## design.v

```verilog
module clk_div(
    input clk,
    input rst,
    output reg tick_1hz
    );
    parameter CLK_FREQ = 1000; 
    reg [31:0] cnt; 
    always @(posedge clk or posedge rst) begin
        if (rst) begin
            cnt <= 0;
            tick_1hz <= 0;
        end 
        else begin
            if (cnt >= CLK_FREQ - 1) begin
                cnt <= 0;
                tick_1hz <= 1;
            end 
            else begin
                cnt <= cnt + 1;
                tick_1hz <= 0; 
            end
        end
    end
endmodule
module time_counter(
    input clk,
    input rst,
    input tick_1hz,
    input adjust,    
    input up,        
    input up_ten,    
    output reg [3:0] cur_h_ten, cur_h_one,
    output reg [3:0] cur_m_ten, cur_m_one,
    output reg [3:0] cur_s_ten, cur_s_one,
    output reg [1:0] adjust_mode,
    output reg led4, led6, led8
    );
    reg prev_adjust, prev_up, prev_up_ten;
    wire adjust_pulse, up_pulse, up_ten_pulse;
    always @(posedge clk) begin
        prev_adjust <= adjust;
        prev_up     <= up;
        prev_up_ten <= up_ten;
    end
    assign adjust_pulse = adjust & (~prev_adjust);
    assign up_pulse     = up & (~prev_up);
    assign up_ten_pulse = up_ten & (~prev_up_ten);
    always @(posedge clk or posedge rst) begin
        if(rst) adjust_mode <= 0;
        else if(adjust_pulse) begin
            if(adjust_mode >= 3) adjust_mode <= 0;
            else adjust_mode <= adjust_mode + 1;
        end
    end
    always @(*) begin
        case(adjust_mode)
            2'd0: {led4, led6, led8} = 3'b111;  
            2'd1: {led4, led6, led8} = 3'b001;  
            2'd2: {led4, led6, led8} = 3'b010;  
            2'd3: {led4, led6, led8} = 3'b100;  
            default: {led4, led6, led8} = 3'b111;
        endcase
    end
    always @(posedge clk or posedge rst) begin
        if(rst) begin
            {cur_h_ten, cur_h_one} <= 0;
            {cur_m_ten, cur_m_one} <= 0;
            {cur_s_ten, cur_s_one} <= 0;
        end
        else begin
            if(adjust_mode == 0 && tick_1hz) begin
                if(cur_s_one == 9) begin
                    cur_s_one <= 0;
                    if(cur_s_ten == 5) begin
                        cur_s_ten <= 0;
                        if(cur_m_one == 9) begin
                            cur_m_one <= 0;
                            if(cur_m_ten == 5) begin
                                cur_m_ten <= 0;
                                if(cur_h_ten == 2 && cur_h_one == 3) begin
                                    cur_h_ten <= 0; cur_h_one <= 0;
                                end else if(cur_h_one == 9) begin
                                    cur_h_one <= 0; cur_h_ten <= cur_h_ten + 1;
                                end else begin
                                    cur_h_one <= cur_h_one + 1;
                                end
                            end else cur_m_ten <= cur_m_ten + 1;
                        end else cur_m_one <= cur_m_one + 1;
                    end else cur_s_ten <= cur_s_ten + 1;
                end else cur_s_one <= cur_s_one + 1;
            end
            else if(up_pulse) begin
                case(adjust_mode)
                    2'd1: begin  
                        if(cur_s_one == 9) begin
                             cur_s_one <= 0;
                             if(cur_s_ten == 5) cur_s_ten <= 0;
                              else cur_s_ten <= cur_s_ten + 1;
                        end else cur_s_one <= cur_s_one + 1;
                    end
                    2'd2: begin  
                        if(cur_m_one == 9) begin
                             cur_m_one <= 0;
                             if(cur_m_ten == 5) cur_m_ten <= 0; 
                             else cur_m_ten <= cur_m_ten + 1;
                        end else cur_m_one <= cur_m_one + 1;
                    end
                    2'd3: begin  
                        if(cur_h_ten == 2 && cur_h_one == 3) begin
                            cur_h_ten <= 0; cur_h_one <= 0;
                        end else if(cur_h_one == 9) begin
                            cur_h_one <= 0; cur_h_ten <= cur_h_ten + 1;
                        end else begin
                            cur_h_one <= cur_h_one + 1;
                        end
                    end
                endcase
            end
            else if(up_ten_pulse) begin
                case(adjust_mode)
                    2'd1: begin 
                        if(cur_s_ten >= 5) cur_s_ten <= 0;
                        else cur_s_ten <= cur_s_ten + 1;
                    end
                    2'd2: begin 
                        if(cur_m_ten >= 5) cur_m_ten <= 0;
                        else cur_m_ten <= cur_m_ten + 1;
                    end
                    2'd3: begin 
                        if(cur_h_ten == 2) begin
                            cur_h_ten <= 0;
                            cur_h_one <= cur_h_one + 6;
                        end
                        else if(cur_h_ten == 1 && cur_h_one >= 4) begin
                            cur_h_ten <= 0;
                            cur_h_one <= cur_h_one - 4;
                        end
                        else begin
                            cur_h_ten <= cur_h_ten + 1;
                        end
                    end
                endcase
            end
        end
    end
endmodule
module time_converter(
    input [3:0] h_ten, h_one, 
    input world_clock, h24,
    input usa, england, spain,
    output reg [3:0] disp_h_ten, disp_h_one,
    output reg am, pm
    );
    integer k_time;  
    integer w_time;  
    always @(*) begin
        k_time = h_ten * 10 + h_one;
        w_time = k_time; 
        if (world_clock) begin
            if (usa) begin      
                w_time = k_time - 14;
                if (w_time < 0) w_time = w_time + 24; 
            end
            else if (england) begin 
                w_time = k_time - 9;
                if (w_time < 0) w_time = w_time + 24;
            end
            else if (spain) begin   
                w_time = k_time - 8;
                if (w_time < 0) w_time = w_time + 24;
            end
        end
        am = 0; 
        pm = 0;
        if (h24 || world_clock) begin
        end
        else begin
            if (w_time < 12) begin
                am = 1; pm = 0;
                if (w_time == 0) w_time = 12;
            end
            else begin
                am = 0; pm = 1;
                if (w_time > 12) w_time = w_time - 12;
            end
        end
        disp_h_ten = w_time / 10;
        disp_h_one = w_time % 10;
    end
endmodule
module stopwatch(
    input clk, rst,
    input enable_mode, 
    input btn_start,
    input btn_reset,
    output reg [3:0] m_ten, m_one,
    output reg [3:0] s_ten, s_one,
    output reg [3:0] ms_ten, ms_one,
    output reg [3:0] lap_m10, lap_m1,
    output reg [3:0] lap_s10, lap_s1,
    output reg [3:0] lap_ms10, lap_ms1
    );
reg [18:0] cnt_div;
    wire tick_10ms;
    assign tick_10ms = (cnt_div == 10 - 1);
    always @(posedge clk or posedge rst) begin
        if(rst) cnt_div <= 0;
        else if(tick_10ms) cnt_div <= 0;
        else cnt_div <= cnt_div + 1;
    end
    reg prev_start, prev_reset;
    wire start_pulse = btn_start & ~prev_start;
    wire reset_pulse = btn_reset & ~prev_reset;
    always @(posedge clk) begin
        prev_start <= btn_start;
        prev_reset <= btn_reset;
    end
    reg running; 
    always @(posedge clk or posedge rst) begin
        if(rst) begin
            {m_ten, m_one, s_ten, s_one, ms_ten, ms_one} <= 0;
            {lap_m10, lap_m1, lap_s10, lap_s1, lap_ms10, lap_ms1} <= 0;
            running <= 0;
        end
        else if(enable_mode) begin 
            if(start_pulse) begin
                running <= ~running;
                if (running) begin
                    lap_m10 <= m_ten; lap_m1 <= m_one;
                    lap_s10 <= s_ten; lap_s1 <= s_one;
                    lap_ms10 <= ms_ten; lap_ms1 <= ms_one;
                end
            end
            if(reset_pulse) begin
                running <= 0;
                {m_ten, m_one, s_ten, s_one, ms_ten, ms_one} <= 0;
                {lap_m10, lap_m1, lap_s10, lap_s1, lap_ms10, lap_ms1} <= 0;
            end
            if(running && tick_10ms) begin
                if(ms_one == 9) begin
                    ms_one <= 0;
                    if(ms_ten == 9) begin
                        ms_ten <= 0;
                        if(s_one == 9) begin
                            s_one <= 0;
                            if(s_ten == 5) begin
                                s_ten <= 0;
                                if(m_one == 9) begin
                                    m_one <= 0;
                                    if(m_ten == 5) m_ten <= 0;
                                    else m_ten <= m_ten + 1;
                                end else m_one <= m_one + 1;
                            end else s_ten <= s_ten + 1;
                        end else s_one <= s_one + 1;
                    end else ms_ten <= ms_ten + 1;
                end else ms_one <= ms_one + 1;
            end
        end
    end
endmodule
module timer(
    input clk, rst,
    input enable_mode,
    input btn_start,
    input btn_min,
    input btn_sec,
    input btn_clear,
    input btn_stop_alarm,
    output reg [3:0] tm_m10, tm_m1,
    output reg [3:0] tm_s10, tm_s1,
    output reg [3:0] set_m10, set_m1,
    output reg [3:0] set_s10, set_s1,
    output reg alarm_on
    );
    reg [31:0] cnt;
    wire tick_1hz;
    parameter CLK_FREQ = 1000;
    assign tick_1hz = (cnt == CLK_FREQ - 1);
    always @(posedge clk or posedge rst) begin
        if(rst) cnt <= 0;
        else if(cnt >= CLK_FREQ - 1) cnt <= 0; 
        else cnt <= cnt + 1;
    end
    reg prev_start, prev_min, prev_sec, prev_clear, prev_stop;
    wire start_pulse = btn_start & ~prev_start;
    wire min_pulse   = btn_min   & ~prev_min;
    wire sec_pulse   = btn_sec   & ~prev_sec;
    wire clear_pulse = btn_clear & ~prev_clear;
    wire stop_pulse  = btn_stop_alarm & ~prev_stop;
    always @(posedge clk) begin
        prev_start <= btn_start; prev_min <= btn_min; prev_sec <= btn_sec;
        prev_clear <= btn_clear; prev_stop <= btn_stop_alarm;
    end
    reg running; 
    wire is_zero = (tm_m10==0 && tm_m1==0 && tm_s10==0 && tm_s1==0);
    always @(posedge clk or posedge rst) begin
        if(rst) begin
            {tm_m10, tm_m1, tm_s10, tm_s1} <= 0;
            {set_m10, set_m1, set_s10, set_s1} <= 0;
            running <= 0; alarm_on <= 0;
        end
        else if(enable_mode) begin
            if (alarm_on && stop_pulse) begin 
                alarm_on <= 0; 
                running <= 0; 
            end
            else if (clear_pulse) begin
                {tm_m10, tm_m1, tm_s10, tm_s1} <= 0;
                {set_m10, set_m1, set_s10, set_s1} <= 0;
                running <= 0; alarm_on <= 0;
            end
            else if(!running && !alarm_on) begin
                if(min_pulse) begin 
                    if(tm_m1 == 9) begin 
                        tm_m1<=0; tm_m10<=tm_m10+1; 
                        set_m1<=0; set_m10<=set_m10+1; 
                    end 
                    else begin 
                        tm_m1 <= tm_m1 + 1;
                        set_m1 <= set_m1 + 1;          
                    end
                end
                if(sec_pulse) begin 
                    if(tm_s10 == 5) begin
                        tm_s10 <= 0; 
                        set_s10 <= 0;                  
                    end 
                    else begin
                        tm_s10 <= tm_s10 + 1;
                        set_s10 <= set_s10 + 1;        
                    end
                    tm_s1 <= 0; set_s1 <= 0; 
                end
            end
            if(start_pulse && !alarm_on && !is_zero) running <= ~running;
            if(running && tick_1hz) begin
                if(is_zero) begin 
                    running <= 0; 
                    alarm_on <= 1; 
                end
                else begin
                    if(tm_s1 == 0) begin
                        tm_s1 <= 9;
                        if(tm_s10 == 0) begin
                            tm_s10 <= 5;
                            if(tm_m1 == 0) begin
                                tm_m1 <= 9;
                                if(tm_m10 > 0) tm_m10 <= tm_m10 - 1;
                            end else tm_m1 <= tm_m1 - 1;
                        end else tm_s10 <= tm_s10 - 1;
                    end else tm_s1 <= tm_s1 - 1;
                end
            end
        end
        else begin 
            alarm_on <= 0; 
            running <= 0; 
        end
    end
endmodule
module alarm(
    input clk, rst,
    input enable_set,
    input btn_min,
    input btn_hour,
    input btn_stop,
    input btn_toggle,
    input btn_clear,
    input [3:0] cur_h_ten, cur_h_one,
    input [3:0] cur_m_ten, cur_m_one,
    input [3:0] cur_s_ten, cur_s_one,
    output reg [3:0] al_h_ten, al_h_one,
    output reg [3:0] al_m_ten, al_m_one,
    output reg alarm_trigger, 
    output reg alarm_enabled  
    );
    reg prev_min, prev_hour, prev_stop, prev_toggle, prev_clear;
    wire min_pulse    = btn_min    & ~prev_min;
    wire hour_pulse   = btn_hour   & ~prev_hour;
    wire stop_pulse   = btn_stop   & ~prev_stop;
    wire toggle_pulse = btn_toggle & ~prev_toggle;
    wire clear_pulse  = btn_clear  & ~prev_clear;
    always @(posedge clk) begin
        prev_min    <= btn_min;
        prev_hour   <= btn_hour;
        prev_stop   <= btn_stop;
        prev_toggle <= btn_toggle;
        prev_clear  <= btn_clear;
    end
    always @(posedge clk or posedge rst) begin
        if(rst) begin
            {al_h_ten, al_h_one, al_m_ten, al_m_one} <= 0;
            alarm_enabled <= 0; 
        end
        else begin
            if (toggle_pulse) alarm_enabled <= ~alarm_enabled;
            if(enable_set) begin
                if(clear_pulse) begin
                    {al_h_ten, al_h_one, al_m_ten, al_m_one} <= 0;
                end
                if(min_pulse) begin 
                    if(al_m_one == 9) begin al_m_one <= 0;
                    if(al_m_ten == 5) al_m_ten <= 0; 
                    else al_m_ten <= al_m_ten + 1; end 
                    else al_m_one <= al_m_one + 1;
                end
                if(hour_pulse) begin 
                     if(al_h_ten == 2 && al_h_one == 3) begin al_h_ten <= 0;
                     al_h_one <= 0; end 
                     else if(al_h_one == 9) begin al_h_one <= 0;
                     al_h_ten <= al_h_ten + 1; end 
                     else al_h_one <= al_h_one + 1;
                end
            end
        end
    end
    reg is_ringing; 
    always @(posedge clk or posedge rst) begin
        if (rst) is_ringing <= 0;
        else begin
            if (!alarm_enabled || (is_ringing && stop_pulse)) is_ringing <= 0;
            else if (alarm_enabled && !enable_set && !is_ringing) begin
                if ({cur_h_ten, cur_h_one, cur_m_ten, cur_m_one} == {al_h_ten, al_h_one, al_m_ten, al_m_one} &&
                    cur_s_ten == 0 && cur_s_one == 0) is_ringing <= 1; 
            end
        end
    end
    always @(*) alarm_trigger = is_ringing;
endmodule
module display_controller(
    input clk,
    input rst, 
    input [3:0] h_ten, h_one, 
    input [3:0] m_ten, m_one, 
    input [3:0] s_ten, s_one,
    input world_clock, use_alarm,
    input usa, england, spain,
    output reg [7:0] seg_com,  
    output reg [7:0] seg_data, 
    output reg [7:0] seg7
    );
    reg [19:0] seg_clk_div;
    wire seg_scan_clk;
    assign seg_scan_clk = seg_clk_div[1]; 
    always @(posedge clk or posedge rst) begin
        if (rst) seg_clk_div <= 0;
        else seg_clk_div <= seg_clk_div + 1;
    end
    reg [2:0] seg_scan_cnt;
    wire seg_scan_en = (seg_clk_div[1:0] == 2'b01);
    always @(posedge clk or posedge rst) begin
        if (rst) seg_scan_cnt <= 0;
        else if (seg_scan_en) begin
            if (seg_scan_cnt == 5) seg_scan_cnt <= 0;
            else seg_scan_cnt <= seg_scan_cnt + 1;
        end
    end
    reg [3:0] current_digit;
    always @(*) begin
        seg_data = 8'b1111_1111; 
        case (seg_scan_cnt)
            3'd0: begin
                seg_com = 8'b1101_1111; 
                current_digit = h_ten;
            end
            3'd1: begin
                seg_com = 8'b1110_1111;
                current_digit = h_one;
            end
            3'd2: begin
                seg_com = 8'b1111_0111;
                current_digit = m_ten;
            end
            3'd3: begin
                seg_com = 8'b1111_1011; 
                current_digit = m_one;
            end
            3'd4: begin
                seg_com = 8'b1111_1101; 
                current_digit = s_ten;
            end
            3'd5: begin
                seg_com = 8'b1111_1110; 
                current_digit = s_one;
            end
            default: begin
                seg_com = 8'b1111_1111;
                current_digit = 4'd0;
            end
        endcase
        case (current_digit)
            4'h0: seg_data[6:0] = ~7'b100_0000;
            4'h1: seg_data[6:0] = ~7'b111_1001;
            4'h2: seg_data[6:0] = ~7'b010_0100;
            4'h3: seg_data[6:0] = ~7'b011_0000;
            4'h4: seg_data[6:0] = ~7'b001_1001;
            4'h5: seg_data[6:0] = ~7'b001_0010;
            4'h6: seg_data[6:0] = ~7'b000_0010;
            4'h7: seg_data[6:0] = ~7'b111_1000;
            4'h8: seg_data[6:0] = ~7'b000_0000;
            4'h9: seg_data[6:0] = ~7'b001_0000;
            default: seg_data[6:0] = 7'b000_0000;
        endcase
        if (seg_scan_cnt == 3'd1 || seg_scan_cnt == 3'd3) 
             seg_data[7] = 1'b1;
        else 
             seg_data[7] = 1'b0;
    end 
    always @(posedge clk or posedge rst) begin
        if(rst) seg7 <= 8'b0000_0000; 
        else begin
            if(world_clock) begin
                if(usa)      
                    seg7 <= 8'b0011_1110; 
                else if(england) 
                    seg7 <= 8'b0111_1001; 
                else if(spain)   
                    seg7 <= 8'b0110_1101; 
                else 
                    seg7 <= 8'b0000_0000; 
            end
            else 
                seg7 <= 8'b0000_0000;
        end
    end
endmodule
module lcd_controller(
    input clk, rst,     
    input h24, world_clock,
    input sw_stopwatch, sw_timer, sw_alarm_set,
    input alarm_enabled,
    input usa, england, spain, 
    input [3:0] stp_m10, stp_m1, stp_s10, stp_s1, stp_ms10, stp_ms1,
    input [3:0] set_m10, set_m1, set_s10, set_s1,
    input [3:0] al_h10, al_h1, al_m10, al_m1,
    output reg LCD_RS, LCD_RW, LCD_E,
    output reg [7:0] LCD_DATA
    );
    reg [31:0] lcd_clk_div;
    wire lcd_tick;
    assign lcd_tick = (lcd_clk_div == 3 - 1);
    always @(posedge clk or posedge rst) begin
        if (rst) lcd_clk_div <= 0;
        else if (lcd_tick) lcd_clk_div <= 0;
        else lcd_clk_div <= lcd_clk_div + 1;
    end
    always @(posedge clk or posedge rst) begin
        if (rst) LCD_E <= 0;
        else if (lcd_clk_div < 1) LCD_E <= 1; 
        else LCD_E <= 0;
    end
    reg [7:0] lcd_state;
    reg [7:0] lcd_data_reg;
    reg lcd_rs_reg;
    reg [4:0] char_idx; 
    always @(posedge clk or posedge rst) begin
        if (rst) begin
            lcd_state <= 0;
            LCD_RW <= 0; LCD_RS <= 0; LCD_DATA <= 8'h00;
            char_idx <= 0;
            lcd_rs_reg <= 0; lcd_data_reg <= 8'h00;
        end 
        else begin
            if (lcd_tick) begin 
                case (lcd_state)
                    0:  begin lcd_rs_reg <= 0; lcd_data_reg <= 8'h38; lcd_state <= 1; end 
                    1:  begin lcd_state <= 2; end 
                    2:  begin lcd_rs_reg <= 0; lcd_data_reg <= 8'h38; lcd_state <= 3; end 
                    3:  begin lcd_state <= 4; end
                    4:  begin lcd_rs_reg <= 0; lcd_data_reg <= 8'h0C; lcd_state <= 5; end 
                    5:  begin lcd_state <= 6; end
                    6:  begin lcd_rs_reg <= 0; lcd_data_reg <= 8'h01; lcd_state <= 7; end 
                    7:  begin lcd_state <= 8; end
                    8:  begin lcd_rs_reg <= 0; lcd_data_reg <= 8'h06; lcd_state <= 9; end 
                    9:  begin lcd_state <= 10; end
                    10: begin lcd_rs_reg <= 0; lcd_data_reg <= 8'h80; char_idx <= 0; lcd_state <= 11; end 
                    11: begin 
                        lcd_rs_reg <= 1;
                        if (sw_stopwatch) begin
                            case(char_idx)
                                0: lcd_data_reg <= "M"; 1: lcd_data_reg <= "O"; 2: lcd_data_reg <= "D"; 3: lcd_data_reg <= "E";
                                4: lcd_data_reg <= " "; 5: lcd_data_reg <= ":"; 6: lcd_data_reg <= " ";
                                7: lcd_data_reg <= "S"; 8: lcd_data_reg <= "T"; 9: lcd_data_reg <= "O"; 10: lcd_data_reg <= "P"; 
                                11: lcd_data_reg <= "W"; 12: lcd_data_reg <= "A"; 13: lcd_data_reg <= "T"; 14: lcd_data_reg <= "C"; 15: lcd_data_reg <= "H";
                            endcase
                        end
                        else if (sw_timer) begin
                            case(char_idx)
                                0: lcd_data_reg <= "M"; 1: lcd_data_reg <= "O"; 2: lcd_data_reg <= "D"; 3: lcd_data_reg <= "E";
                                4: lcd_data_reg <= " "; 5: lcd_data_reg <= ":"; 6: lcd_data_reg <= " ";
                                7: lcd_data_reg <= "T"; 8: lcd_data_reg <= "I"; 9: lcd_data_reg <= "M"; 10: lcd_data_reg <= "E"; 
                                11: lcd_data_reg <= "R"; 12: lcd_data_reg <= " "; 13: lcd_data_reg <= " "; 14: lcd_data_reg <= " "; 15: lcd_data_reg <= " ";
                            endcase
                        end
                        else if (sw_alarm_set) begin
                            case(char_idx)
                                0: lcd_data_reg <= "A"; 1: lcd_data_reg <= "L"; 2: lcd_data_reg <= "A"; 3: lcd_data_reg <= "R"; 
                                4: lcd_data_reg <= "M"; 5: lcd_data_reg <= " "; 6: lcd_data_reg <= "S"; 7: lcd_data_reg <= "E"; 
                                8: lcd_data_reg <= "T"; 9: lcd_data_reg <= " "; 10: lcd_data_reg <= ":"; 11: lcd_data_reg <= " "; 
                                12: lcd_data_reg <= (alarm_enabled) ? "O" : "O";
                                13: lcd_data_reg <= (alarm_enabled) ? "N" : "F";
                                14: lcd_data_reg <= (alarm_enabled) ? " " : "F";
                                15: lcd_data_reg <= " ";
                            endcase
                        end
                        else begin
                            case(char_idx)
                                0: lcd_data_reg <= "M"; 1: lcd_data_reg <= "O"; 2: lcd_data_reg <= "D"; 3: lcd_data_reg <= "E";
                                4: lcd_data_reg <= " "; 5: lcd_data_reg <= ":"; 6: lcd_data_reg <= " ";
                                7: lcd_data_reg <= (h24) ? "2" : "1";
                                8: lcd_data_reg <= (h24) ? "4" : "2"; 
                                9: lcd_data_reg <= "H"; 
                                10: lcd_data_reg <= " "; 11: lcd_data_reg <= "T"; 12: lcd_data_reg <= "Y"; 13: lcd_data_reg <= "P"; 14: lcd_data_reg <= "E"; 15: lcd_data_reg <= " ";
                            endcase
                        end
                        if(char_idx < 15) char_idx <= char_idx + 1;
                        else lcd_state <= 12;
                    end
                    12: begin lcd_rs_reg <= 0; lcd_data_reg <= 8'hC0; char_idx <= 0; lcd_state <= 13; end 
                    13: begin
                        lcd_rs_reg <= 1;
                        if (sw_stopwatch) begin
                            case(char_idx)
                                0: lcd_data_reg <= "L"; 1: lcd_data_reg <= "A"; 2: lcd_data_reg <= "P"; 
                                3: lcd_data_reg <= " "; 4: lcd_data_reg <= ":"; 5: lcd_data_reg <= " ";
                                6: lcd_data_reg <= stp_m10 + "0"; 7: lcd_data_reg <= stp_m1 + "0";
                                8: lcd_data_reg <= ":";  
                                9: lcd_data_reg <= stp_s10 + "0"; 10: lcd_data_reg <= stp_s1 + "0";
                                11: lcd_data_reg <= ":";  
                                12: lcd_data_reg <= stp_ms10 + "0"; 13: lcd_data_reg <= stp_ms1 + "0";
                                14: lcd_data_reg <= " "; 15: lcd_data_reg <= " ";
                            endcase
                        end
                        else if (sw_timer) begin
                            case(char_idx)
                                0: lcd_data_reg <= "S"; 1: lcd_data_reg <= "E"; 2: lcd_data_reg <= "T"; 
                                3: lcd_data_reg <= " "; 4: lcd_data_reg <= ":"; 5: lcd_data_reg <= " ";
                                6: lcd_data_reg <= set_m10 + "0"; 7: lcd_data_reg <= set_m1 + "0";
                                8: lcd_data_reg <= ":";
                                9: lcd_data_reg <= set_s10 + "0"; 10: lcd_data_reg <= set_s1 + "0";
                                default: lcd_data_reg <= " "; 
                            endcase
                        end
                        else if (sw_alarm_set) begin
                            case(char_idx)
                                0: lcd_data_reg <= "T"; 1: lcd_data_reg <= "I"; 2: lcd_data_reg <= "M"; 3: lcd_data_reg <= "E"; 
                                4: lcd_data_reg <= " "; 5: lcd_data_reg <= ":"; 6: lcd_data_reg <= " ";
                                7: lcd_data_reg <= al_h10 + "0"; 8: lcd_data_reg <= al_h1 + "0";
                                9: lcd_data_reg <= ":";
                                10: lcd_data_reg <= al_m10 + "0"; 11: lcd_data_reg <= al_m1 + "0";
                                default: lcd_data_reg <= " ";
                            endcase
                        end
                        else begin
                            case(char_idx)
                                0: lcd_data_reg <= "Z"; 1: lcd_data_reg <= "O"; 2: lcd_data_reg <= "N"; 3: lcd_data_reg <= "E";
                                4: lcd_data_reg <= " "; 5: lcd_data_reg <= ":"; 6: lcd_data_reg <= " ";
                                default: begin
                                    if (world_clock && usa) begin
                                        case(char_idx)
                                            7: lcd_data_reg <= "U"; 8: lcd_data_reg <= "S"; 9: lcd_data_reg <= "A"; 10: lcd_data_reg <= " "; 
                                            11: lcd_data_reg <= "("; 12: lcd_data_reg <= "N"; 13: lcd_data_reg <= "Y"; 14: lcd_data_reg <= ")"; 15: lcd_data_reg <= " ";
                                        endcase
                                    end
                                    else if (world_clock && england) begin
                                        case(char_idx)
                                            7: lcd_data_reg <= "U"; 8: lcd_data_reg <= "K"; 9: lcd_data_reg <= " "; 10: lcd_data_reg <= "("; 
                                            11: lcd_data_reg <= "L"; 12: lcd_data_reg <= "O"; 13: lcd_data_reg <= "N"; 14: lcd_data_reg <= ")"; 15: lcd_data_reg <= " ";
                                        endcase
                                    end
                                    else if (world_clock && spain) begin
                                        case(char_idx)
                                            7: lcd_data_reg <= "S"; 8: lcd_data_reg <= "P"; 9: lcd_data_reg <= "A"; 10: lcd_data_reg <= "I"; 
                                            11: lcd_data_reg <= "N"; 12: lcd_data_reg <= " "; 13: lcd_data_reg <= " "; 14: lcd_data_reg <= " "; 15: lcd_data_reg <= " ";
                                        endcase
                                    end
                                    else begin
                                        case(char_idx)
                                            7: lcd_data_reg <= "K"; 8: lcd_data_reg <= "O"; 9: lcd_data_reg <= "R"; 10: lcd_data_reg <= "E"; 
                                            11: lcd_data_reg <= "A"; 12: lcd_data_reg <= " "; 13: lcd_data_reg <= " "; 14: lcd_data_reg <= " "; 15: lcd_data_reg <= " ";
                                        endcase
                                    end
                                end
                            endcase
                        end
                        if(char_idx < 15) char_idx <= char_idx + 1; 
                        else lcd_state <= 14; 
                    end
                    14: begin lcd_rs_reg <= 0; lcd_data_reg <= 8'h02; lcd_state <= 15; end 
                    15: begin lcd_state <= 10; end 
                    default: lcd_state <= 0;
                endcase
                LCD_RS <= lcd_rs_reg;
                LCD_DATA <= lcd_data_reg;
                LCD_RW <= 0; 
            end
        end
    end
endmodule
module clock(
    input clk,
    input rst,
    input adjust, up, up_ten,
    input h24, world_clock,
    input usa, england, spain,
    input sw_stopwatch,
    input sw_timer,
    input sw_alarm_set,
    input btn_stp_start,
    input btn_stp_reset,
    input btn_alarm_toggle,
    input btn_alarm_stop,
    output [7:0] seg_data, seg_com, seg7,
    output am, pm,
    output led4, led6, led8, 
    output LCD_RS, LCD_RW, LCD_E,
    output [7:0] LCD_DATA,
    output [3:0] rgb_r,
    output piezo_out 
    );
    wire tick_1hz;
    wire [1:0] adjust_mode;
    wire [3:0] cur_h_ten, cur_h_one, cur_m_ten, cur_m_one, cur_s_ten, cur_s_one;
    wire [3:0] disp_h_ten, disp_h_one; 
    wire [3:0] stp_m10, stp_m1, stp_s10, stp_s1, stp_ms10, stp_ms1;
    wire [3:0] stp_run_m10, stp_run_m1, stp_run_s10, stp_run_s1, stp_run_ms10, stp_run_ms1;
    wire [3:0] stp_lap_m10, stp_lap_m1, stp_lap_s10, stp_lap_s1, stp_lap_ms10, stp_lap_ms1;
    wire [3:0] tm_m10, tm_m1, tm_s10, tm_s1;
    wire [3:0] tm_set_m10, tm_set_m1, tm_set_s10, tm_set_s1;
    wire timer_alarm_on; 
    wire [3:0] al_h10, al_h1, al_m10, al_m1;
    wire real_alarm_trig; 
    wire alarm_is_on;     
    reg [3:0] final_h_ten, final_h_one, final_m_ten, final_m_one, final_s_ten, final_s_one;
    clk_div u_clk_div( .clk(clk), .rst(rst), .tick_1hz(tick_1hz) );
    time_counter u_counter(
        .clk(clk), .rst(rst), .tick_1hz(tick_1hz),
        .adjust( adjust & ~sw_stopwatch & ~sw_timer & ~sw_alarm_set ), 
        .up(     up     & ~sw_stopwatch & ~sw_timer & ~sw_alarm_set ), 
        .up_ten( up_ten & ~sw_stopwatch & ~sw_timer & ~sw_alarm_set ),
        .cur_h_ten(cur_h_ten), .cur_h_one(cur_h_one),
        .cur_m_ten(cur_m_ten), .cur_m_one(cur_m_one),
        .cur_s_ten(cur_s_ten), .cur_s_one(cur_s_one),
        .adjust_mode(adjust_mode),
        .led4(led4), .led6(led6), .led8(led8) 
    );
    time_converter u_converter(
        .h_ten(cur_h_ten), .h_one(cur_h_one),
        .world_clock(world_clock), .h24(h24),
        .usa(usa), .england(england), .spain(spain),
        .disp_h_ten(disp_h_ten), .disp_h_one(disp_h_one),
        .am(am), .pm(pm)
    );
    stopwatch u_stopwatch(
        .clk(clk), .rst(rst),
        .enable_mode(sw_stopwatch),
        .btn_start(btn_stp_start), .btn_reset(btn_stp_reset),
        .m_ten(stp_run_m10), .m_one(stp_run_m1),
        .s_ten(stp_run_s10), .s_one(stp_run_s1),
        .ms_ten(stp_run_ms10), .ms_one(stp_run_ms1),
        .lap_m10(stp_lap_m10), .lap_m1(stp_lap_m1),
        .lap_s10(stp_lap_s10), .lap_s1(stp_lap_s1),
        .lap_ms10(stp_lap_ms10), .lap_ms1(stp_lap_ms1)
    );
   timer u_timer(
        .clk(clk), .rst(rst),
        .enable_mode(sw_timer),
        .btn_start(adjust),
        .btn_min(up_ten),
        .btn_sec(up),
        .btn_clear(btn_stp_reset),
        .btn_stop_alarm(btn_alarm_stop),
        .tm_m10(tm_m10), .tm_m1(tm_m1), 
        .tm_s10(tm_s10), .tm_s1(tm_s1),
        .set_m10(tm_set_m10), .set_m1(tm_set_m1), 
        .set_s10(tm_set_s10),
        .set_s1(tm_set_s1),
        .alarm_on(timer_alarm_on)
    );
    alarm u_alarm(
        .clk(clk), .rst(rst),
        .enable_set(sw_alarm_set), 
        .btn_min(up),              
        .btn_hour(up_ten),         
        .btn_stop(btn_alarm_stop),     
        .btn_toggle(btn_alarm_toggle), 
        .btn_clear(btn_stp_reset),     
        .cur_h_ten(cur_h_ten), .cur_h_one(cur_h_one),
        .cur_m_ten(cur_m_ten), .cur_m_one(cur_m_one),
        .cur_s_ten(cur_s_ten), .cur_s_one(cur_s_one),
        .al_h_ten(al_h10), .al_h_one(al_h1),
        .al_m_ten(al_m10), .al_m_one(al_m1),
        .alarm_trigger(real_alarm_trig),
        .alarm_enabled(alarm_is_on) 
    );
    always @(*) begin
        if (sw_stopwatch) begin 
            final_h_ten = stp_run_m10;  final_h_one = stp_run_m1;
            final_m_ten = stp_run_s10;  final_m_one = stp_run_s1;
            final_s_ten = stp_run_ms10; final_s_one = stp_run_ms1;
        end
        else if (sw_timer) begin
            final_h_ten = 0;        final_h_one = 0;
            final_m_ten = tm_m10;   final_m_one = tm_m1;
            final_s_ten = tm_s10;   final_s_one = tm_s1;
        end
        else if (sw_alarm_set) begin
            final_h_ten = al_h10;   final_h_one = al_h1; 
            final_m_ten = al_m10;   final_m_one = al_m1;
            final_s_ten = 0;        final_s_one = 0;
        end
        else begin
            final_h_ten = disp_h_ten; final_h_one = disp_h_one;
            final_m_ten = cur_m_ten;  final_m_one = cur_m_one;
            final_s_ten = cur_s_ten;  final_s_one = cur_s_one;
        end
    end
    reg [15:0] piezo_cnt;
    reg piezo_wave;
    always @(posedge clk or posedge rst) begin
        if(rst) begin piezo_cnt <= 0; piezo_wave <= 0; end
        else begin
            piezo_wave <= ~piezo_wave; 
        end
    end
    assign piezo_out = (timer_alarm_on | real_alarm_trig) ? piezo_wave : 1'b0;
    reg [8:0] blink_cnt; 
    always @(posedge clk or posedge rst) begin
        if(rst) blink_cnt <= 0; else blink_cnt <= blink_cnt + 1;
    end
    wire blink_sig = blink_cnt[8]; 
    wire blink_red = (timer_alarm_on | real_alarm_trig) ? blink_sig : 1'b0; 
    assign rgb_r = {blink_red, blink_red, blink_red, blink_red}; 
    display_controller u_display(
        .clk(clk), .rst(rst),
        .h_ten(final_h_ten), .h_one(final_h_one),
        .m_ten(final_m_ten), .m_one(final_m_one),
        .s_ten(final_s_ten), .s_one(final_s_one),
        .world_clock(world_clock), .use_alarm(1'b0),
        .usa(usa), .england(england), .spain(spain),
        .seg_com(seg_com), .seg_data(seg_data), .seg7(seg7)
    );
    lcd_controller u_lcd(
        .clk(clk), .rst(rst),
        .h24(h24), .world_clock(world_clock),
        .sw_stopwatch(sw_stopwatch),
        .sw_timer(sw_timer),
        .sw_alarm_set(sw_alarm_set), 
        .alarm_enabled(alarm_is_on), 
        .usa(usa), .england(england), .spain(spain),
        .stp_m10(stp_lap_m10), .stp_m1(stp_lap_m1),
        .stp_s10(stp_lap_s10), .stp_s1(stp_lap_s1),
        .stp_ms10(stp_lap_ms10), .stp_ms1(stp_lap_ms1),
        .set_m10(tm_set_m10), .set_m1(tm_set_m1),
        .set_s10(tm_set_s10), .set_s1(tm_set_s1),
        .al_h10(al_h10), .al_h1(al_h1),
        .al_m10(al_m10), .al_m1(al_m1),
        .LCD_RS(LCD_RS), .LCD_RW(LCD_RW),
        .LCD_E(LCD_E), .LCD_DATA(LCD_DATA)
    );
endmodule
```

## run.sh

```bash
#!/bin/bash
# the make line also repeats each setting of config.mk as NAME=value (left out here)
make -C /OpenROAD-flow-scripts/flow DESIGN_CONFIG=/design/flow/config.mk WORK_HOME=/design/flow/orfs CLKGATE_MAP_FILE= finish
```

## config.mk

```make
export PLATFORM = sky130hd
export DESIGN_NAME = clock
export DESIGN_NICKNAME = clock
export VERILOG_FILES = /design/flow/design.v
export SDC_FILE = /design/flow/constraint.sdc
export NUM_CORES = 4
export LEC_CHECK = 0
export CAP_MARGIN = 20
export CORE_MARGIN = 2
export CORE_UTILIZATION = 72
export CTS_CLUSTER_DIAMETER = 79
export SETUP_SLACK_MARGIN = 3.45
export SLEW_MARGIN = 20
```

## constraint.sdc

```tcl
create_clock -name core_clock -period 11.7 [get_ports {clk}]
set_input_delay 2.3400 -clock core_clock [delete_from_list [all_inputs] [get_ports {clk}]]
set_output_delay 2.3400 -clock core_clock [all_outputs]
set_load 0.01 [all_outputs]
```

==> results of run 1 <==
## layout make-up
cell class                      instances  area share
Antenna cell                            1  0.00009637
Clock buffer                           53     0.03941
Clock inverter                          7    0.005348
Inverter                               87     0.01277
Multi-Input combinational cell       2015      0.5195
Sequential cell                       309      0.2959
Tap cell                              384     0.01850
Timing Repair Buffer                  351      0.1084
## what timing repair did
| item | CTS | global route |
|---|---|---|
| pin swaps | 49 | 53 |
| buffers inserted | 31 | 12 |
| resized | 94 | 51 |
| endpoints found under the hold margin | 0 | 0 |
| cloned | 0 | 1 |
| setup endpoints to repair | 7 | 7 |
## per-stage QoR
stage | util | cell area [µm²]
after floorplan | - | 21600
after global placement | 0.8318 | 23940
after detailed placement | 0.8318 | 23940
after CTS | 0.8890 | 25580
after global routing | 0.9022 | 25960
final | 0.9023 | 25970
## routing by layer
metal,wire length [µm],part of all wire,vias to the layer above,GRT usage
li1,-,-,9594,-
met1,26380,0.33,10898,0.5907
met2,35700,0.44,2393,0.8011
met3,10710,0.13,902,0.1567
met4,7985,0.099,6,0.3514
met5,37,0.00046,-,0
==> run summary, run 1 <==
The flow run is done. The run finished, with violations left. The checks that failed: setup timing. According to the timing report, the data required time at the worst endpoint equals about 9.4 ns. Final non-filler cell total landed at 3207. In this run, distinct cell masters in the synthesized netlist total 116. The worst setup path is launched from a flop.

Counting endpoints that fail hold in the final report gives 0. Summed over all instances, the cell type with the most area after synthesis is dfrtp_1. Synthesis produced a netlist whose cell count is ~2500. The final report lists the setup-violating endpoint count as 7. Clock buffer count from CTS landed at 34.

The area recorded from the Yosys report for this design is 21060 µm². TritonRoute reported its final design rule violation total as 0. Number of buffer and inverter stages on the critical path landed at 7.

In the synthesized netlist, the cells that appear most often are nand2_1, dfrtp_1, nor2_1. The timing report lists the critical path depth as about 48 cells. Per Yosys stat, the portion of area used by sequential elements is 0.3649. Final setup slack of the worst path landed at -0.9912 ns. Area enclosed by the die boundary landed at between 30000 and 40000 µm². Counting tap cells, the placed design contains a total of slightly above 3000 instances.

For this run, the detailed router reports a per-instance via density of ~7.4. Total area of sequential cells landed at 7685 µm². Yosys mapped a number of flops with a built-in enable equal to 0.

Counting instances, the worst hold path has a depth of 1. Per the hold report, the tightest min-delay path originates at piezo_wave. The die is between 150 and 200 µm wide. The tool flagged a number of max-cap violations equal to 0. Among cell families on the critical path, the largest total delay comes from AND-OR/OR-AND gates.

Along the worst path, the maximum fanout reaches 7. Maximum single-stage delay on the critical path landed at 0.60 ns. The tightest min-delay check is of the reg2reg type. Dividing the synthesized area by the synthesized cell count gives around 8.4 µm². Buffer depth of the longest clock path landed at 3. XOR/XNOR share of the synthesized area landed at 0.06281. Worst slew margin relative to its limit landed at 0.2144. Remaining global-route overflow landed at 0.

The report lists the number of standard-cell rows as 62. Achievable frequency landed at just under 80 MHz. Number of I/O port buffers landed at approximately 57. Across all layers, the routed design uses about 24000 vias.

Detailed-route iteration 0 reported a violation count of approximately 4200. TritonCTS built the clock tree. In this run the vertical extent of the chip is roughly 180 µm. Number of antenna violations at the first check in global routing landed at 3. Actual slew at the worst max-slew pin landed at around 1.2 ns. Clock latency on the worst-skew pair, taken at its later pin, is ~0.56 ns. Setup repair after global routing could not meet its margin everywhere. In this run the worst setup path terminates at seg_data[3].

Among all cell types in the netlist, the one instantiated most often is nand2_1. Half-perimeter wire length after placement landed at 46710 µm. Standard cell core area landed at 28780 µm². Looking at the reg2reg group, the worst path ends at u_stopwatch.m_ten[1].

Post-route period utilization is reported as 1.085. The commonest register cell is dfrtp_1. After synthesis, the design contains 2493 cells according to Yosys. Routed wirelength normalized by instance count landed at roughly 25 µm.

Leaving out buffers and inverters, the combinational logic in the layout accounts for between 10000 and 15000 µm². Total number of warnings across the stage logs landed at roughly 70.

Multiplexer area fraction after synthesis landed at 0.03161. Per the run report, area growth between synthesis and finish was 23.32%. Summed instance area of the synthesized netlist landed at between 20000 and 25000 µm².

For reference, the final report shows the max-slew violation count at 0. The clock tree has to reach between 300 and 400 sinks. Looking at the setup timing report, the critical path kind is reg2out. Clock edge transition at the registers on the reported setup and hold paths landed at 0.07 ns. Simple-gate area share of the yosys netlist landed at 0.2334. Sorting the synthesized cells by area gives the leading types as dfrtp_1, nand2_1, ha_1.

The slowest stage of the critical path is the fa_2 cell. For this design the top-level I/O count stands at just over 60. Per STA, the startpoint of the critical path is u_counter.cur_h_ten[1]. First-pass detailed-route iteration total landed at 15.

The pre-CTS setup check shows a worst slack of -1.226 ns. Final hold analysis gives a worst-case slack of approximately 0.44 ns. Buffers inserted to repair hold after CTS numbered 0. Starting density of the core landed at 0.7316. Total of warnings raised by yosys landed at 9. Final routed wirelength across all metal layers landed at 80810 µm.

Setup total negative slack on the finished layout was measured at -6.558 ns. The first global-routing pass estimated around 120000 µm of wire. Total number of nets in the final design landed at approximately 2900. After its last routability iteration, the placer logged a weighted congestion of ~1.1. Yosys shows that the main logic family after synthesis is simple AND/OR/NAND/NOR gates. Final critical delay including setup and external delays landed at between 10 and 15 ns. Antenna violation net count after detailed routing landed at 0. Per the synthesis report, the adder-cell share of the synthesized area is 0.05110. Per the synthesis report, the AND-OR/OR-AND share of the synthesized area is 0.2146. Endpoint arrival time on the critical path landed at approximately 10 ns. By instance count, the cell type seen most on the critical path is ha_4. Number of H-tree branching levels landed at 2. STA classifies the critical path endpoint as a primary output. Length in cells of the worst reg-to-reg path landed at 10. STA lists the startpoint of the worst register-to-register path as u_stopwatch.cnt_div[12].

Across the routed clock network, the largest skew measured is roughly 0.05 ns. Counting the fill cells in the layout gives around 1200. Flop-to-flop setup slack landed at around 6.5 ns. The share of synthesized area in the top cell type comes to 0.3542.

Via count of the first global-routing pass landed at ~23000. Flop and latch count out of synthesis landed at between 300 and 400. In the synthesized netlist the async set-or-reset flop fraction comes to 0.9676. The tree is rooted in a clkbuf_16.

The worst hold path terminates at piezo_wave. Entering global routing, the biggest net connects approximately 180 pins. The global routing report lists combined usage of all routing layers as 0.5065.
==> run 2, diff against run 1 <==
Settings changed: CORE_UTILIZATION 72 to 24, CTS_CLUSTER_DIAMETER 79 to unset, SETUP_SLACK_MARGIN 3.45 to unset.
Clock period 11.7 ns to 18.6 ns, I/O delays scaled along.
==> run summary, run 2 <==
The flow run is done. The most critical setup path has its endpoint at seg_data[3]. The routability congestion estimate is 0.9563 (-12%). Total of max-cap violations landed at 0 (unchanged).

The worst setup path is launched from a primary input. Clock latency on the worst-skew pair landed at 0.55 ns (about the same). The total count of hold-check failures in the final report is 0 (unchanged). Post-synthesis compound-gate area fraction landed at 0.2146 (unchanged). For reference, the top cells by count after synthesis are nand2_1, dfrtp_1, nor2_1. Sorting the synthesis cell report by count puts at the top nand2_1. The maximum single-stage delay on the critical path was 0.81 ns (+0.21 ns).

The depth of the critical timing path with buffers and inverters included was 39 (-19%). XOR/XNOR share of the synthesized area landed at 0.06281 (unchanged). The number of antenna violations at the first check in global routing is 5 (+2).

The flop-to-flop setup slack is 13.93 ns (+7.44 ns). TritonCTS built the clock tree. Portion of synthesized cell area occupied by the leading cell type landed at 0.3542 (unchanged). Chip area line of the yosys report landed at 21060 µm² (unchanged). Sum of negative setup slack landed at 0 ns (+6.558 ns). The maximum net fanout on the critical path is 13 (+6). The critical path required time came to 14.88 ns (+5.52 ns). Total antenna diodes in the routed design landed at 0 (-1). Final core area utilization landed at 0.2782 (-0.6241). The total count of max-transition violations in the final report is 0 (unchanged). Buffer depth of the longest clock path landed at 3 (unchanged). The half-perimeter wire length after placement came to 45190 µm (-3.2%).

Among the non-sequential cells, simple AND/OR/NAND/NOR gates take the most area. The launch point of the critical path was reported as world_clock. The actual slew at the worst max-slew pin is 1.109 ns (-0.05890 ns). The maximum number of pins on one net before global-route repair was 173 (-6.0%). Floorplan row count landed at 108 (+74%). In the post-synthesis netlist, the biggest area contributors are dfrtp_1, nand2_1, ha_1. The starting density of the core was 0.2423 (-0.4893). Overall track demand over capacity in global routing landed at 0.1354 (-0.3712). Per the timing report, the most critical flop-to-flop path originates at u_lcd.char_idx[4]. The fraction of synthesis flops using an asynchronous set or reset pin was 0.9676 (unchanged). Part of the cycle the worst path needs landed at 0.9500 (-0.1347).

The worst register-to-register path ends at u_lcd.lcd_data_reg[0]. The number of cells in the yosys synthesis report was 2493 (unchanged). Standard cell core area landed at 86890 µm² (+200%). The via total after detailed routing was 19030 (-20%). For the worst min-delay path, the startpoint reported by OpenROAD is piezo_wave. The ratio of routed vias to standard cells was 5.120 (-31%).

The synthesis report names the predominant flop master as dfrtp_1. The count of cells along the worst hold path was 1 (unchanged). Worst slew margin relative to its limit landed at 0.2540 (+0.03963). The average instance area after synthesis is 8.446 µm² (unchanged).

Simple-gate area share of the yosys netlist landed at 0.2334 (unchanged). Area enclosed by the die boundary landed at 90120 µm² (+190%). The number of buffer and inverter stages on the critical path is 6 (-1).

Worst-case clock skew landed at 0.02229 ns (-0.02672 ns). The top-level port count came to 62 (unchanged). The antenna violation net count after detailed routing was 0 (unchanged). The total number of warnings across the stage logs is 65 (-7.1%). The setup path with the least slack is of type in2out. The timing report shows that the slowest cell on the worst path is clkdlybuf4s50_1. Note that the worst hold path type here is reg2reg. First-pass detailed-route iteration total landed at 6 (-9). STA shows the worst min-delay path finishing at piezo_wave. The flop and latch count out of synthesis came to 309 (unchanged). Number of H-tree branching levels landed at 2 (unchanged).

Sequential share of the synthesized area landed at 0.3649 (unchanged). STA classifies the critical path endpoint as a primary output. The total number of nets in the final design came to 2635 (-9.1%). Per STA, the worst path accumulates the most delay in the family AND-OR/OR-AND gates.

The cell type that accounts for the most area after synthesis is dfrtp_1. The total of warnings raised by yosys came to 9 (unchanged). The cell sitting at the root of the clock tree is a clkbuf_16. The via count of the first global-routing pass is 17716 (-24%). The number of setup violations in the final report was 0 (-7).

Final critical delay including setup and external delays landed at ~18 ns. Setup repair after global routing left no endpoint under its margin. Total setup buffers inserted after CTS landed at 0 (-100%). The die width came to 300.2 µm (+72%). The instance area at placement came to 22920 µm² (-4.3%). Total DRC errors in the routed layout landed at 0 (unchanged). The wire length of the first global-routing pass is 100100 µm (-19%). The run finished with no timing, DRC or antenna violations.

The post-route cell area came to 24170 µm² (-6.9%). Length in cells of the worst reg-to-reg path landed at 16 (+6). Compared with the post-synthesis result, the final layout area differs by 14.78%. Count of routing violations after the opening detailed-route iteration landed at 2163 (-49%). Total clock sinks landed at 309 (unchanged). Achievable frequency landed at between 50 and 60 MHz. Number of hold-repair buffers added at the cts stage landed at 0 (unchanged).

Endpoint arrival time on the critical path landed at 13.95 ns (+3.60 ns). The final routed wirelength across all metal layers came to 62360 µm (-23%). The share of synthesized cell area in full adder, half adder and majority cells came to 0.05110 (unchanged). The number of library cell types mapped by synthesis came to 116 (unchanged). The number of I/O port buffers is 57 (unchanged). The remaining global-route overflow came to 0 (unchanged).

The gate count after technology mapping is 2493 (unchanged). The clock buffer count from CTS came to 36 (+5.9%). The routed wirelength normalized by instance count came to 16.78 µm (-33%). The multiplexer area fraction after synthesis was 0.03161 (unchanged).

Number of synthesized flops with an enable pin landed at 0 (unchanged). The die extent in y came to 300.2 µm (+72%). Summed instance area of the synthesized netlist landed at 21060 µm² (unchanged).

Clock edge transition at the registers on the reported setup and hold paths landed at 0.06 ns (about the same).
## run 2: final cells by class
class | count | area, µm²
Inverter | 87 | 334.1
Timing Repair Buffer | 85 | 778.2
Clock buffer | 52 | 1081
Clock inverter | 14 | 157.7
Tap cell | 1155 | 1445
Sequential cell | 309 | 7684
Fill cell | 9245 | 62720
Multi-Input combinational cell | 2015 | 12690
## run 2: per-stage QoR
stage | setup WS, ns | hold slack, ns | instances
floorplan | 3.182 | 0.3828 | 2539
global placement | 1.131 | 0.3925 | 3651
detailed placement | 1.049 | 0.3937 | 3651
CTS | 0.9734 | 0.4016 | 3717
global route | 0.06860 | 0.4337 | 3717
finish | 0.9301 | 0.3993 | 3717
## run 2: per-layer routing
layer | share of wire | global-route usage | up-vias
met5 | 0.00071 | 0 | -
met4 | 0.026 | 0.04024 | 8
met3 | 0.063 | 0.02240 | 129
met2 | 0.45 | 0.2100 | 697
met1 | 0.46 | 0.1923 | 9099
li1 | - | - | 9097
## run 2: timing repair
item | in CTS | in global routing
hold endpoints to repair | 0 | 0
resized | 0 | 1
setup endpoints to repair | 0 | 1
==> run 3, diff against run 2 <==
Settings changed: ABC_AREA set to 1, CORE_UTILIZATION 24 to 71, CTS_CLUSTER_DIAMETER set to 218, CTS_CLUSTER_SIZE set to 22, SETUP_SLACK_MARGIN set to -0.76.
Clock period 18.6 ns to 10.3 ns, I/O delays scaled along.
==> run summary, run 3 <==
The flow run is done. Total DRC errors in the routed layout landed at 0 (unchanged). First-pass detailed-route iteration total landed at 16 (+10). Simple-gate area share of the yosys netlist landed at 0.3062 (+0.07278). The biggest area contributor in the post-synthesis netlist is dfrtp_1. Via count of the first global-routing pass landed at 23329 (+32%). The XOR/XNOR share of the synthesized area is 0.02743 (-0.03538). The total number of nets in the final design was 3387 (+29%).

Layout-stage area growth over the synthesis result landed at 21.91%. The startpoint identified for the worst register-to-register timing path is u_lcd.char_idx[0]. Routability congestion estimate landed at 1.099 (+15%). Summed instance area of the synthesized netlist landed at 21030 µm² (-0.13%). Count of routing violations after the opening detailed-route iteration landed at 3594 (+66%). The final core area utilization came to 0.8719 (+0.5938). The chip area line of the yosys report is 21030 µm² (-0.13%). For reference, the top cells by count after synthesis are nand2_1, inv_1, nor2_1. Die width landed at 176.1 µm (-41%). Per the timing report, the most critical flop-to-flop path finishes at u_lcd.lcd_data_reg[0]. The flop and latch count out of synthesis came to 309 (unchanged). Post-synthesis compound-gate area fraction landed at 0.1464 (-0.06820). By startpoint and endpoint, the worst setup path is classified as reg2out. Remaining global-route overflow landed at 0 (unchanged). Flop-to-flop setup slack landed at 5.81 ns (-8.12 ns). Total count of max-transition violations in the final report landed at 0 (unchanged).

The die extent in y came to 176.1 µm (-41%). The average instance area after synthesis was 7.153 µm² (-15%). Post-placement setup slack landed at -1.832 ns (-2.881 ns). The flow ran to the end, but the layout failed its checks.

The total of max-cap violations is 0 (unchanged). The via total after detailed routing came to 24265 (+28%). The floorplan row count came to 63 (-42%). The depth of the critical timing path with buffers and inverters included was 78 (+100%). The top-level port count was 62 (unchanged). The clock buffer count from CTS came to 18 (-50%). The count of cells along the worst hold path is 1 (unchanged).

Multiplexer area fraction after synthesis landed at 0.0004760 (-0.03114). The gate count after technology mapping was 2940 (+18%). The sum of negative setup slack came to -12.86 ns (-12.86 ns). Total clock sinks landed at 309 (unchanged). The standard cell core area came to 29400 µm² (-66%). For this run the top cell type by instance count after synthesis was nand2_1. The final-layout worst hold slack is 0.4437 ns (+0.04437 ns). Number of H-tree branching levels landed at 1 (-1). Total count of hold-check failures in the final report landed at 0 (unchanged). The total antenna diodes in the routed design came to 0 (unchanged).

Post-route cell area landed at 25640 µm² (+6.1%). The routed design could run at a clock period as short as between 10 and 15 ns. Antenna violation net count after detailed routing landed at 0 (unchanged). Note that the worst hold path type here is reg2reg.

Number of setup violations in the final report landed at 7 (+7). Number of cells in the yosys synthesis report landed at 2940 (+18%). The total of warnings raised by yosys came to 9 (unchanged).

STA classifies the critical path startpoint as a flop. Maximum number of pins on one net before global-route repair landed at 153 (-12%). Number of hold-repair buffers added at the cts stage landed at 0 (unchanged). Sequential share of the synthesized area landed at 0.3654 (+0.0004777). Worst-case clock skew landed at 0.03039 ns (+0.008096 ns). On the critical path the largest part of the delay comes from simple AND/OR/NAND/NOR gates.

The length in cells of the worst reg-to-reg path is 20 (+4). The final routed wirelength across all metal layers came to 76340 µm (+22%). Overall track demand over capacity in global routing landed at 0.4611 (+0.3258). After synthesis, the largest family of logic cells by area is simple AND/OR/NAND/NOR gates. STA shows the worst min-delay path finishing at u_display.seg_clk_div[0]. The commonest register cell is dfrtp_1. The portion of synthesized cell area occupied by the leading cell type came to 0.3546 (+0.0004636). The final setup slack of the worst path is -1.858 ns (-2.788 ns).

Per the hold report, the tightest min-delay path originates at u_display.seg_clk_div[0]. Fraction of synthesis flops using an asynchronous set or reset pin landed at 0.9676 (unchanged). On the critical path, the stage with the largest delay is an instance of fa_2. The routed wirelength normalized by instance count is 20.70 µm (+23%). The buffer depth of the longest clock path is 3 (unchanged).

The checks that failed were setup timing. The half-perimeter wire length after placement came to 49300 µm (+9.1%). The flow reports an fmax of between 80 and 90 MHz. Final non-filler cell total landed at 3688 (-0.78%). Looking at the clock tree report, the root buffer type is clkbuf_16.

The critical path required time is 8.24 ns (-6.64 ns). In this design, the critical path's most frequently occurring cell is nand2_4. The clock edge transition at the registers on the reported setup and hold paths is 0.11 ns (+0.05 ns). The number of library cell types mapped by synthesis came to 71 (-39%). The worst setup path is captured at a primary output.

Setup repair after global routing could not meet its margin everywhere. Number of I/O port buffers landed at 57 (unchanged). The number of antenna violations at the first check in global routing came to 0 (-5). The total number of warnings across the stage logs was 70 (+7.7%). Clock latency on the worst-skew pair landed at 0.56 ns (about the same). The endpoint arrival time on the critical path came to 10.10 ns (-3.85 ns). Actual slew at the worst max-slew pin landed at 1.103 ns (-0.005329 ns). Number of synthesized flops with an enable pin landed at 0 (unchanged). The maximum net fanout on the critical path is 6 (-7). According to the timing report, the critical path is captured at seg_data[2]. Wire length of the first global-routing pass landed at 115200 µm (+15%). Worst slew margin relative to its limit landed at 0.2617 (+0.007651).

The part of the cycle the worst path needs is 1.180 (+0.2304). Number of buffer and inverter stages on the critical path landed at 18 (+12). Number of placed instances with taps included landed at 3601 (-1.4%). Per STA, the startpoint of the critical path is u_counter.cur_h_ten[0]. Ranked by total cell area, the synthesized netlist is headed by dfrtp_1, nand2_1, inv_1. TritonCTS built the clock tree. Starting density of the core landed at 0.7152 (+0.4729). Area enclosed by the die boundary landed at 31010 µm² (-66%). Share of synthesized cell area in full adder, half adder and majority cells landed at 0.05069 (-0.0004091). Ratio of routed vias to standard cells landed at 6.579 (+29%). The instance area at placement came to 23740 µm² (+3.6%).

The maximum single-stage delay on the critical path came to 0.43 ns (-0.38 ns).
## run 3: per-layer routing
| metal | GRT usage | routed length [µm] |
|---|---|---|
| met1 | 0.5505 | 25750 |
| met2 | 0.7627 | 34970 |
| met3 | 0.1019 | 9074 |
| met4 | 0.2841 | 6547 |
| met5 | 0 | 0 |
## run 3: area by class of cell
class	count	area (µm²)
Clock buffer	30	495.5
Clock inverter	2	50.05
Fill cell	1502	3766
Inverter	497	1891
Multi-Input combinational cell	2113	12230
Timing Repair Buffer	347	2800
Sequential cell	309	7684
Tap cell	390	488.0
## run 3: timing repair
action | in CTS | in global routing
pin swaps | 84 | 95
cloned | 0 | 0
hold endpoints to repair | 0 | 0
gates resized | 131 | 133
setup buffers | 42 | 19
endpoints found under the setup margin | 7 | 7
==> run 4, diff against run 3 <==
Settings changed: ABC_AREA 1 to unset, CELL_PAD_IN_SITES_GLOBAL_PLACEMENT set to 3, CORE_UTILIZATION 71 to 40, CTS_CLUSTER_DIAMETER 218 to unset, CTS_CLUSTER_SIZE 22 to unset, MAX_ROUTING_LAYER set to met4, SETUP_SLACK_MARGIN -0.76 to unset.
Clock period 10.3 ns to 20.0 ns, I/O delays scaled along.
==> run summary, run 4 <==
The flow run is done. Depth of the critical timing path with buffers and inverters included landed at 39 (-50%). Looking at hold timing, the worst path starts from piezo_wave. XOR/XNOR share of the synthesized area landed at 0.06281 (+0.03538). Maximum net fanout on the critical path landed at 18 (+12). The flop and latch count out of synthesis was 309 (unchanged). The wire length of the first global-routing pass is 102700 µm (-11%).

The floorplan row count came to 84 (+33%). The number of I/O port buffers is 57 (unchanged). The total count of max-transition violations in the final report was 0 (unchanged). The via total after detailed routing was 18841 (-22%). Chip area line of the yosys report landed at 21060 µm² (+0.13%).

The number of library cell types mapped by synthesis came to 116 (+63%). The number of hold-repair buffers added at the cts stage is 0 (unchanged). Total setup buffers inserted after CTS landed at 0 (-100%).

Die width landed at 233.4 µm (+33%). The standard cell core area is 52340 µm² (+78%). The sum of negative setup slack came to 0 ns (+12.86 ns). Post-placement setup slack landed at 1.844 ns (+3.676 ns). The final routed wirelength across all metal layers came to 64450 µm (-16%). Per STA, the endpoint of the critical path is seg_data[3]. The run finished with no timing, DRC or antenna violations. For hold timing, the worst endpoint is piezo_wave. The clock latency on the worst-skew pair came to 0.56 ns (about the same). Part of the cycle the worst path needs landed at 0.9178 (-0.2625). The total clock sinks was 309 (unchanged).

The number of buffer and inverter stages on the critical path is 6 (-12). Layout-stage area growth over the synthesis result landed at 12.35%. The flop-to-flop setup slack is 15.11 ns (+9.30 ns). Looking at the setup timing report, the critical path kind is in2out. Looking at the critical path, the single cell with the biggest stage delay is a221oi_2. The startpoint identified for the worst register-to-register timing path is u_stopwatch.cnt_div[14]. The post-synthesis compound-gate area fraction came to 0.2146 (+0.06820).

Number of setup violations in the final report landed at 0 (-7). The total number of warnings across the stage logs came to 65 (-7.1%). Derived from the worst setup path, the maximum achievable clock frequency is 54.48 MHz. The gate count after technology mapping is 2493 (-15%). The sequential share of the synthesized area is 0.3649 (-0.0004777). Maximum number of pins on one net before global-route repair landed at 116 (-24%).

The overall track demand over capacity in global routing was 0.2438 (-0.2174). STA classifies the critical path startpoint as a primary input. The share of synthesized cell area in full adder, half adder and majority cells was 0.05110 (+0.0004091).

The tree is rooted in a clkbuf_16. Ratio of routed vias to standard cells landed at 5.783 (-12%). The summed instance area of the synthesized netlist came to 21060 µm² (+0.13%). Number of synthesized flops with an enable pin landed at 0 (unchanged). For this run, the leading register cell type out of synthesis is dfrtp_1.

The top-level port count came to 62 (unchanged). The synthesis run identifies the leading combinational cell family as simple AND/OR/NAND/NOR gates. The endpoint arrival time on the critical path was 14.36 ns (+4.26 ns). Area enclosed by the die boundary landed at 54490 µm² (+76%). The critical path required time came to 16.00 ns (+7.76 ns). Maximum single-stage delay on the critical path landed at 0.88 ns (+0.45 ns).

The total antenna diodes in the routed design is 0 (unchanged). Total DRC errors in the routed layout landed at 0 (unchanged). Total of warnings raised by yosys landed at 9 (unchanged). Clock edge transition at the registers on the reported setup and hold paths landed at 0.05 ns (-0.06 ns). The capture point of the worst register-to-register path is recorded as u_stopwatch.m_ten[1]. For reference, the critical path is launched at world_clock. The most common cell in the synthesized netlist is nand2_1.

The largest total area in the synthesized netlist belongs to dfrtp_1. The fraction of synthesis flops using an asynchronous set or reset pin is 0.9676 (unchanged). Sorting the synthesized cells by how often they occur yields nand2_1, dfrtp_1, nor2_1. The main area contributors are dfrtp_1, nand2_1, ha_1.

The starting density of the core is 0.4023 (-0.3129). Final core area utilization landed at 0.4520 (-0.4199). Setup repair after global routing left no endpoint under its margin. The count of cells along the worst hold path came to 1 (unchanged). The number of cells upsized or downsized after cts was 0 (-100%). Die extent in y landed at 233.4 µm (+33%). In this design, the largest share of critical-path delay is due to AND-OR/OR-AND gates. The routed wirelength normalized by instance count came to 19.78 µm (-4.4%).

The count of routing violations after the opening detailed-route iteration is 1677 (-53%). STA reports the tightest min-delay check as being of type reg2reg. Length in cells of the worst reg-to-reg path landed at 9 (-55%). Final-layout worst hold slack landed at 0.4033 ns (-0.04034 ns). Number of antenna violations at the first check in global routing landed at 1 (+1). The via count of the first global-routing pass is 18007 (-23%).

The actual slew at the worst max-slew pin came to 1.095 ns (-0.008634 ns). The half-perimeter wire length after placement came to 47020 µm (-4.6%). The portion of synthesized cell area occupied by the leading cell type was 0.3542 (-0.0004636). Number of H-tree branching levels landed at 2 (+1). Routability congestion estimate landed at 0.9259 (-16%). Final setup slack of the worst path landed at 1.643 ns (+3.501 ns).

Final critical delay including setup and external delays landed at 18.36 ns. The remaining global-route overflow was 0 (unchanged). The total number of nets in the final design came to 2641 (-22%).

Total of max-cap violations landed at 0 (unchanged). STA classifies the critical path endpoint as a primary output. Worst slew margin relative to its limit landed at 0.2513 (-0.01040).

The multiplexer area fraction after synthesis was 0.03161 (+0.03114). The simple-gate area share of the yosys netlist is 0.2334 (-0.07278). Total count of hold-check failures in the final report landed at 0 (unchanged). Buffer depth of the longest clock path landed at 3 (unchanged). The count of filler cells inserted in the layout is 5243 (+250%). Antenna violation net count after detailed routing landed at 0 (unchanged). Number of cells in the yosys synthesis report landed at 2493 (-15%). TritonCTS built the clock tree. First-pass detailed-route iteration total landed at 5 (-11).

The clock buffer count from CTS was 39 (+21). Worst-case clock skew landed at 0.02523 ns (-0.005157 ns).

Average instance area after synthesis landed at 8.446 µm² (+18%).
## run 4: area by class of cell
class	count	area, µm²	area share
clock inverters	17	168.9	0.007140
multi-input cells	2015	12680	0.5360
well taps	688	860.8	0.03639
inverters	87	334.1	0.01412
flip-flops and latches	309	7684	0.3248
repair buffers	88	788.3	0.03332
clock buffers	54	1142	0.04829
## run 4: layer usage
| metal | share of wire | global-route usage |
|---|---|---|
| met5 | 0 | - |
| met3 | 0.054 | 0.03650 |
| met2 | 0.45 | 0.3707 |
| met1 | 0.47 | 0.3367 |
| met4 | 0.027 | 0.07100 |
## run 4: through the flow
stage / instance area, µm² / instances
3_5_place_dp: 22340 / 3186
4_1_cts: 23650 / 3257
3_3_place_gp: 22340 / 3186
2_1_floorplan: 21230 / 2539
6_report: 23660 / 3258
5_1_grt: 23660 / 3258
